==> flow/design.v (excerpt) <==
module connect_four(
    input clock,
    input reset,                        
    input rbtn, lbtn, mbtn, bbtn,
    output logic [7:0] row, greenColumn, blueColumn  
    );
For scale: ~250 flip-flops, ~30 I/O pins.
export LEC_CHECK = 0
export ABC_AREA = 1
export CAP_MARGIN = 35
export CELL_PAD_IN_SITES_GLOBAL_PLACEMENT = 1
export CORE_MARGIN = 6
export CORE_UTILIZATION = 33
export CTS_CLUSTER_DIAMETER = 65
export CTS_CLUSTER_SIZE = 29
export GPL_TIMING_DRIVEN = 1
export PLACE_DENSITY_LB_ADDON = 0.02
export SLEW_MARGIN = 20
create_clock -name core_clock -period 3.85 [get_ports {clock}]
run.sh (not shown) runs the stock make flow with config.mk's settings and CLKGATE_MAP_FILE=.
The starting point completed without violations.
Then changed:
- CAP_MARGIN: 35 -> 20
- CELL_PAD_IN_SITES_GLOBAL_PLACEMENT: 1 -> not set
- CORE_MARGIN: 6 -> 2
- CORE_UTILIZATION: 33 -> 72
- CTS_CLUSTER_DIAMETER: 65 -> not set
- CTS_CLUSTER_SIZE: 29 -> not set
- GPL_TIMING_DRIVEN: 1 -> not set
- PLACE_DENSITY: not set -> 0.6
- PLACE_DENSITY_LB_ADDON: 0.02 -> not set
- SETUP_SLACK_MARGIN: not set -> 0.16
- clock period: 3.85 -> 3.03 ns (I/O delays scaled with it)
After rerunning: The new run produced a clean layout. Cell area shrinks by 1.4%. Setup slack loses 0.10 ns. Wire length is lower by 12%. Final cell count is lower by 11%. Hold slack is about the same. Register-to-register slack loses 0.21 ns. Global-route usage increases by 19 points. Synthesized cell count is unchanged. Total power goes up by 17%.
Then changed:
- ABC_AREA: 1 -> not set
- CORE_UTILIZATION: 72 -> 40
- SETUP_SLACK_MARGIN: 0.16 -> not set
- clock period: 3.03 -> 4.94 ns (I/O delays scaled with it)
The new run finished with timing, DRC and antenna clean.
Synthesized cell count came out lower by a quarter to a third.
Power goes down by well over a third.
Die area rises by well over a third.
Via count went down by a quarter to a third.
Then changed:
- CORE_UTILIZATION: 40 -> 57
- clock period: 4.94 -> 5.97 ns (I/O delays scaled with it)
Worst setup slack improved by 0.82 ns.
Routed wire length came out lower by 3.3%.
Non-clock buffer count came out lower by 3.
Then changed:
- ABC_AREA: not set -> 1
- CORE_UTILIZATION: 57 -> 70
- CTS_CLUSTER_SIZE: not set -> 22
- clock period: 5.97 -> 2.85 ns (I/O delays scaled with it)
=>
- With this change the flow finished but fails on negative setup slack
- final cell count increases by a quarter to a third
- synthesized area increases by roughly a tenth
- register-to-register slack loses 1.6 ns
- worst setup slack loses 1.6 ns
- first-iteration DRC count increases by well over a third
- utilization increases by 17 points
- global-route usage increases by 9.1 points
- clock skew increases by 0.0054 ns
- cell area increases by roughly a tenth
- wire length increases by a quarter to a third

========
Setup of garnet:
The RTL this note starts from:
==> flow/design.v <==
`timescale 1ns / 1ps
module debounce_one_shot(
    input CLK,
    input EN,
    input RST,
    input BTN,
    output logic DB_BTN
    );
    localparam logic [7:0] c_LOW_GOING_HIGH_CLOCKS = 8'h19;  
    localparam logic [7:0] c_HIGH_GOING_LOW_CLOCKS = 8'h33;  
    localparam logic [7:0] c_ONE_SHOT_CLOCKS       = 8'h01;  
    typedef enum { ST_init, ST_BTN_low, ST_BTN_low_to_high, ST_BTN_high, ST_BTN_high_to_low, ST_one_shot} STATES;
    STATES NS, PS;
    logic [7:0] s_db_count;
    logic s_count_rst, s_count_inc;
    always_ff @(posedge CLK) begin
        if (RST == 1'b1)
            s_db_count <= 8'h00;
        else if (EN == 1'b1) begin
            if (s_count_rst == 1'b1)
                s_db_count <= 8'h00;
            else if (s_count_inc == 1'b1)
                s_db_count <= s_db_count + 1;
        end
    end
    always_ff @(posedge CLK) begin
       if (RST == 1'b1)
           PS <= ST_init;
       else if (EN == 1'b1)
           PS <= NS; 
    end
    always_comb begin
        NS = ST_init;
        DB_BTN = 1'b0;
        s_count_rst = 1'b0;
        s_count_inc = 1'b0;
        case (PS)
            ST_init: begin           
                NS = ST_BTN_low;
                DB_BTN = 1'b0;
                s_count_rst = 1'b1;
            end
            ST_BTN_low: begin    
                if (BTN == 1'b1) begin        
                    NS = ST_BTN_low_to_high;  
                    s_count_inc = 1'b1;        
                end
                else begin
                    NS = ST_BTN_low;         
                    s_count_rst = 1'b1;
                end
            end
            ST_BTN_low_to_high: begin    
                if (BTN == 1'b1) begin   
                    if (s_db_count == c_LOW_GOING_HIGH_CLOCKS) begin 
                        NS = ST_BTN_high;
                        s_count_rst = 1'b1;
                    end
                    else begin           
                        NS = ST_BTN_low_to_high;
                        s_count_inc = 1'b1;
                    end
                end
                else begin               
                    NS = ST_BTN_low;
                    s_count_rst = 1'b1;
                end
            end
            ST_BTN_high: begin           
                if (BTN == 1'b1) begin 
                    NS = ST_BTN_high;
                    s_count_rst = 1'b1;
                end
                else begin               
                    NS = ST_BTN_high_to_low;
                    s_count_inc = 1'b1;
                end
            end
            ST_BTN_high_to_low: begin
                if (BTN == 1'b0) begin   
                    if (s_db_count == c_HIGH_GOING_LOW_CLOCKS) begin 
                        NS = ST_one_shot;
                        s_count_rst = 1'b1;
                    end
                    else begin           
                        NS = ST_BTN_high_to_low;
                        s_count_inc = 1'b1;
                    end
                end
                else begin               
                    NS = ST_BTN_high;
                    s_count_rst = 1'b1;
                end 
            end
            ST_one_shot: begin   
                if (s_db_count == c_ONE_SHOT_CLOCKS) begin  
                    NS = ST_init;
                    s_count_rst = 1'b1;
                    DB_BTN = 1'b0;
                end
                else begin               
                    NS = ST_one_shot;
                    s_count_inc = 1'b1;
                    DB_BTN = 1'b1;
                end
            end
            default: begin               
                NS = ST_init;
                s_count_rst = 1'b1;
                s_count_inc = 1'b0;
                DB_BTN = 1'b0;
            end
        endcase
    end
endmodule
`timescale 1ns / 1ps
module position_mover(   
    input RBTN,  
    input LBTN,  
    input clock,
    input en,
    input reset,
    input rst,
    output [2:0] columnPosition
    );
    logic [2:0] position;
    always_ff @(posedge clock) begin
        if (reset)
            position <= 3'b011;
        else if (!en)
            position <= position;
        else if (rst)
            position <= 3'b011;
        else begin
            if(RBTN && !LBTN && position < 6)        
                position <= position + 1;
            else if (LBTN && !RBTN && position > 0)  
                position <= position - 1;
        end
    end   
    assign columnPosition = position;  
endmodule
`timescale 1ns / 1ps
module game_state(
    input clock,
    input en,                                
    input reset,                             
    input rst,                               
    input select,                            
    input [2:0] columnPosition,
    output logic [7:0][7:0] green_grid,        
    output logic [7:0][7:0] blue_grid        
    );
    reg turn;     
    always_ff @ (posedge clock) begin 
        if (reset)
            turn <= 0;
        else if (!en)
            turn <= turn;
        else if (rst)                                 
            turn <= 0;
        else begin
            if (select)                          
                turn <= ~turn;
        end
    end
    reg [7:0] topRow;
    always_comb begin
        case (columnPosition)
            3'b000: topRow = 8'b01111111;                
            3'b001: topRow = 8'b10111111;                
            3'b010: topRow = 8'b11011111;
            3'b011: topRow = 8'b11101111;
            3'b100: topRow = 8'b11110111;
            3'b101: topRow = 8'b11111011;
            3'b110: topRow = 8'b11111101;
            default: topRow = 8'b11111111;
        endcase;
    end
    reg [6:0][2:0] columnCount;                  
    always_ff @ (posedge clock) begin
        if (reset) begin
            for(int i = 0; i < 7; i ++) begin 
                columnCount[i] <= 3'b000; 
            end
        end
        else if (!en) begin
        end
        else if (rst) begin                                 
            for(int i = 0; i < 7; i ++) begin 
                columnCount[i] <= 3'b000; 
            end
        end    
        else begin
            if(select && columnCount[columnPosition] < 5)   
                columnCount[columnPosition] <= columnCount[columnPosition] + 1;
        end
    end
    always_ff @ (posedge clock) begin
      if (reset) begin
        for(int i = 0; i < 8; i++) begin
            green_grid[i] <= 8'b11111111;
            blue_grid[i] <= 8'b11111111;
        end
      end
      else if (en) begin
        case (turn)
            (1'b0): begin 
                    green_grid[0] <= topRow;
                    blue_grid[0] <= 8'b11111111;
             end
            (1'b1): begin
                blue_grid[0] <= topRow;
                green_grid[0] <= 8'b11111111;
             end
        endcase
        if (rst) begin                           
            for(int i = 1; i < 8; i++) begin
                green_grid[i] <= 8'b11111111;
                blue_grid[i] <= 8'b11111111;
            end
        end 
        else begin
            if (select) begin                    
                case (turn)
                    (1'b0):  green_grid[7 - columnCount[columnPosition]][7 - columnPosition] <= 1'b0; 
                    (1'b1): blue_grid[7 - columnCount[columnPosition]][7 - columnPosition] <= 1'b0;
                endcase
            end
        end
      end
    end
endmodule
`timescale 1ns / 1ps
module matrix_driver(
    input clock,  
    input en,
    input reset,
    input [7:0][7:0] green_grid, blue_grid,        
    output logic [7:0] green_driver, blue_driver, row_driver    
    );
    logic [2:0] count;                           
    always_ff @ (posedge clock) begin
        if (reset)
            count <= 3'b000;
        else if (en)
            count <= count + 3'b001;
    end
    always @ (*)  begin                           
        case (count)                             
            3'b000: row_driver = 8'b00000001;        
            3'b001: row_driver = 8'b00000010;       
            3'b010: row_driver = 8'b00000100;
            3'b011: row_driver = 8'b00001000;
            3'b100: row_driver = 8'b00010000;
            3'b101: row_driver = 8'b00100000;
            3'b110: row_driver = 8'b01000000;
            3'b111: row_driver = 8'b10000000;
            default: row_driver = 8'b00000000;
        endcase
    end
    assign green_driver = green_grid[count];         
    assign blue_driver = blue_grid[count];
endmodule
`timescale 1ns / 1ps
module connect_four(
    input clock,
    input reset,                        
    input rbtn, lbtn, mbtn, bbtn,
    output logic [7:0] row, greenColumn, blueColumn  
    );
    logic inter_clock, db_mbtn, db_bbtn, db_lbtn, db_rbtn;
    logic [7:0][7:0] blue_gridTest, green_gridTest;
    logic [2:0] position;
    logic [7:0] topRow;
    clk_div MYCLOCK (
        .clk(clock),
        .reset(reset),
        .sclk(inter_clock)
    );   
    debounce_one_shot debouncer1 (
        .CLK(clock),
        .EN(inter_clock),
        .RST(reset),
        .BTN(mbtn),
        .DB_BTN(db_mbtn)
    );
    debounce_one_shot debouncer2 (
        .CLK(clock),
        .EN(inter_clock),
        .RST(reset),
        .BTN(bbtn),
        .DB_BTN(db_bbtn)
    );
    debounce_one_shot debouncer3 (   
        .CLK(clock),
        .EN(inter_clock),
        .RST(reset),
        .BTN(rbtn),
        .DB_BTN(db_rbtn)
    );
    debounce_one_shot debouncer4 (   
        .CLK(clock),
        .EN(inter_clock),
        .RST(reset),
        .BTN(lbtn),
        .DB_BTN(db_lbtn)
    );
    position_mover mover(
        .RBTN(db_rbtn),
        .LBTN(db_lbtn),
        .rst(db_bbtn),
        .clock(clock),
        .en(inter_clock),
        .reset(reset),
        .columnPosition(position)
    );
    game_state game(
        .clock(clock),
        .en(inter_clock),
        .reset(reset),
        .rst(db_bbtn),
        .select(db_mbtn),
        .columnPosition(position),
        .green_grid(green_gridTest),
        .blue_grid(blue_gridTest)
    );
    matrix_driver driver (
        .clock(clock),
        .en(inter_clock),
        .reset(reset),
        .blue_grid(blue_gridTest),
        .green_grid(green_gridTest),
        .green_driver(greenColumn),
        .blue_driver(blueColumn),
        .row_driver(row)
    );
endmodule
module clk_div (
    input clk,
    input reset,
    output sclk
    );
  localparam integer MAX_COUNT = 60; 
  integer div_cnt;
  reg tmp_clk; 
   always @ (posedge clk)              
   begin
         if (reset)
         begin
            tmp_clk <= 0;
            div_cnt <= 0;
         end else if (div_cnt == MAX_COUNT) 
         begin
            tmp_clk <= ~tmp_clk; 
            div_cnt <= 0;
         end else
            div_cnt <= div_cnt + 1;  
   end 
   assign sclk = (div_cnt == MAX_COUNT) && !tmp_clk; 
endmodule
clock: 4.72 ns
lec_check: 0
abc_area: 1
cap_margin: 5
cell_pad_in_sites_detail_placement: 2
core_margin: 2
core_utilization: 60
cts_cluster_size: 46
gpl_routability_driven: 0
gpl_timing_driven: 0
max_routing_layer: met5
min_routing_layer: met1
place_density: 0.6
slew_margin: 0
tns_end_percent: 85
FAIL garnet @ detailed placement: tool exited with error
#### Input delta (ember over garnet)
# garnet
export LEC_CHECK = 0
export ABC_AREA = 1
export CAP_MARGIN = 5
export CELL_PAD_IN_SITES_DETAIL_PLACEMENT = 2
export CORE_MARGIN = 2
export CORE_UTILIZATION = 60
export CTS_CLUSTER_SIZE = 46
export GPL_ROUTABILITY_DRIVEN = 0
export GPL_TIMING_DRIVEN = 0
export MAX_ROUTING_LAYER = met5
export MIN_ROUTING_LAYER = met1
export PLACE_DENSITY = 0.6
export SLEW_MARGIN = 0
export TNS_END_PERCENT = 85
create_clock -name core_clock -period 4.72 [get_ports {clock}]
# ember
export LEC_CHECK = 0
export ABC_AREA = 1
export CAP_MARGIN = 20
export CORE_MARGIN = 2
export CORE_UTILIZATION = 65
export PLACE_DENSITY = 0.6
export SLEW_MARGIN = 20
create_clock -name core_clock -period 3.25 [get_ports {clock}]
--- outcome ---
- ember: PASS, flow complete, no timing, DRC or antenna violations
- ember -> garnet: yosys cell count delta 0, exact match
- Compared ember vs garnet, and starting density of the core is up in ember.
- Re number of distinct library cell variants in the gate-level netlist after synthesis: no difference whatsoever between garnet and ember.
- Taking garnet over ember, the total core area ratio works out to 1.08.
- From garnet to ember the numbers moved as follows: horizontal die dimension now sits lower, row count now sits lower, die area now sits lower, count of input and output buffers now sits higher.
Modified inputs, yarrow compared to ember
# ember
export LEC_CHECK = 0
export ABC_AREA = 1
export CAP_MARGIN = 20
export CORE_MARGIN = 2
export CORE_UTILIZATION = 65
export PLACE_DENSITY = 0.6
export SLEW_MARGIN = 20
create_clock -name core_clock -period 3.25 [get_ports {clock}]
# yarrow
export LEC_CHECK = 0
export ABC_AREA = 0
export CAP_MARGIN = 20
export CORE_MARGIN = 2
export CORE_UTILIZATION = 72
export CTS_CLUSTER_SIZE = 22
export PLACE_DENSITY = 0.65
export SLEW_MARGIN = 20
create_clock -name core_clock -period 2.85 [get_ports {clock}]
Findings:
- yarrow finished all stages; however, its layout fails the closing checks, the failures being setup timing.
- Of ember and yarrow, the run reporting the higher internal power consumption was yarrow.
- On fraction of the mapped netlist area in simple logic gates: between ember and yarrow, it ends up lower for yarrow.
- On yarrow: global-route wire length before repair is about 2.4% lower than what ember gave.
- In yarrow, fraction of area in registers is higher than in ember.
- NOTE: routed wire length in yarrow exceeds that of ember
- On remaining max-slew budget at the tightest pin, ember and yarrow are neck and neck.
- Cmp ember and yarrow / final total power / higher: yarrow
- Comparing ember and yarrow, the lower number of antenna violations at the first check in global routing is on ember.
- yarrow does better than ember on total standard cell area after synthesis.
- yarrow: relative contribution of sequential cells to total power 2.5 points above ember
For quartz, these inputs were changed with respect to yarrow:
# yarrow
export LEC_CHECK = 0
export ABC_AREA = 0
export CAP_MARGIN = 20
export CORE_MARGIN = 2
export CORE_UTILIZATION = 72
export CTS_CLUSTER_SIZE = 22
export PLACE_DENSITY = 0.65
export SLEW_MARGIN = 20
create_clock -name core_clock -period 2.85 [get_ports {clock}]
# quartz
export LEC_CHECK = 0
export ABC_AREA = 1
export CAP_MARGIN = 20
export CORE_MARGIN = 2
export CORE_UTILIZATION = 72
export CTS_CLUSTER_SIZE = 76
export PLACE_DENSITY = 0.35
export SETUP_SLACK_MARGIN = 0.8
export SLEW_MARGIN = 20
create_clock -name core_clock -period 2.96 [get_ports {clock}]
Results
quartz is listed as incomplete: the tool reported an error in global routing and the run ended there. Re average footprint of a synthesized cell: quartz is 2.1 sq um down on yarrow. Taking quartz as 1.0, yarrow lands at 1.4 on unique cell type count in the Yosys netlist. The worst slack at placement reported for quartz is greater than that of yarrow by 170 ps. Measured against each other, yarrow and quartz differ in die area, the higher figure coming from quartz. From yarrow to quartz the numbers moved as follows: count of mapped cells out of synthesis saw an increase; summed instance area of the synthesized netlist saw an increase. Re yosys cell count: yarrow and quartz aren't equal, and the lower value belongs to yarrow. Delta (quartz minus yarrow): compound-gate portion of the synthesized area decreased 0.90 points, sequential fraction of the synthesis area decreased 3.6 points.
Here is what was changed in the inputs of xenon compared with quartz.
# quartz
export LEC_CHECK = 0
export ABC_AREA = 1
export CAP_MARGIN = 20
export CORE_MARGIN = 2
export CORE_UTILIZATION = 72
export CTS_CLUSTER_SIZE = 76
export PLACE_DENSITY = 0.35
export SETUP_SLACK_MARGIN = 0.8
export SLEW_MARGIN = 20
create_clock -name core_clock -period 2.96 [get_ports {clock}]
# xenon
export LEC_CHECK = 0
export ABC_AREA = 1
export CAP_MARGIN = 20
export CORE_MARGIN = 2
export CORE_UTILIZATION = 71
export PLACE_DENSITY = 0.39
export SLEW_MARGIN = 20
create_clock -name core_clock -period 2.76 [get_ports {clock}]
Results
- xenon: all stages complete, timing, DRC and antenna checks passed
- From xenon to quartz, synthesized area did not move at all.
- xenon -> quartz: synthesized cell count delta 0, exact match
- xenon has standard cell core area above what quartz had.
For maple, these inputs were changed with respect to xenon:
# xenon
export LEC_CHECK = 0
export ABC_AREA = 1
export CAP_MARGIN = 20
export CORE_MARGIN = 2
export CORE_UTILIZATION = 71
export PLACE_DENSITY = 0.39
export SLEW_MARGIN = 20
create_clock -name core_clock -period 2.76 [get_ports {clock}]
# maple
export LEC_CHECK = 0
export CAP_MARGIN = 20
export CORE_MARGIN = 2
export CORE_UTILIZATION = 40
export PLACE_DENSITY = 0.6
export SETUP_SLACK_MARGIN = 0.76
export SLEW_MARGIN = 20
create_clock -name core_clock -period 4.94 [get_ports {clock}]
==> comparison <==
Run comparison: maple biggest power consumer among the groups clock; xenon biggest power consumer among the groups sequential cells. maple reports a lower met1 demand-to-capacity share in global routing than xenon does. On area fraction in compound gates after synthesis: maple sits above xenon. Changes observed in maple relative to xenon: worst hold-check slack climbed 22 ps, post-route clock period utilization dropped 18 points, number of clock buffers inserted by TritonCTS climbed 3.7%. NOTE die area xenon->maple increased by more than half. Summary of maple over xenon: setup slack shows an increase of 900 ps; overall power shows a reduction of about 40%. Min wire length across xenon and maple: maple.
Power and IR drop assume default switching activity.
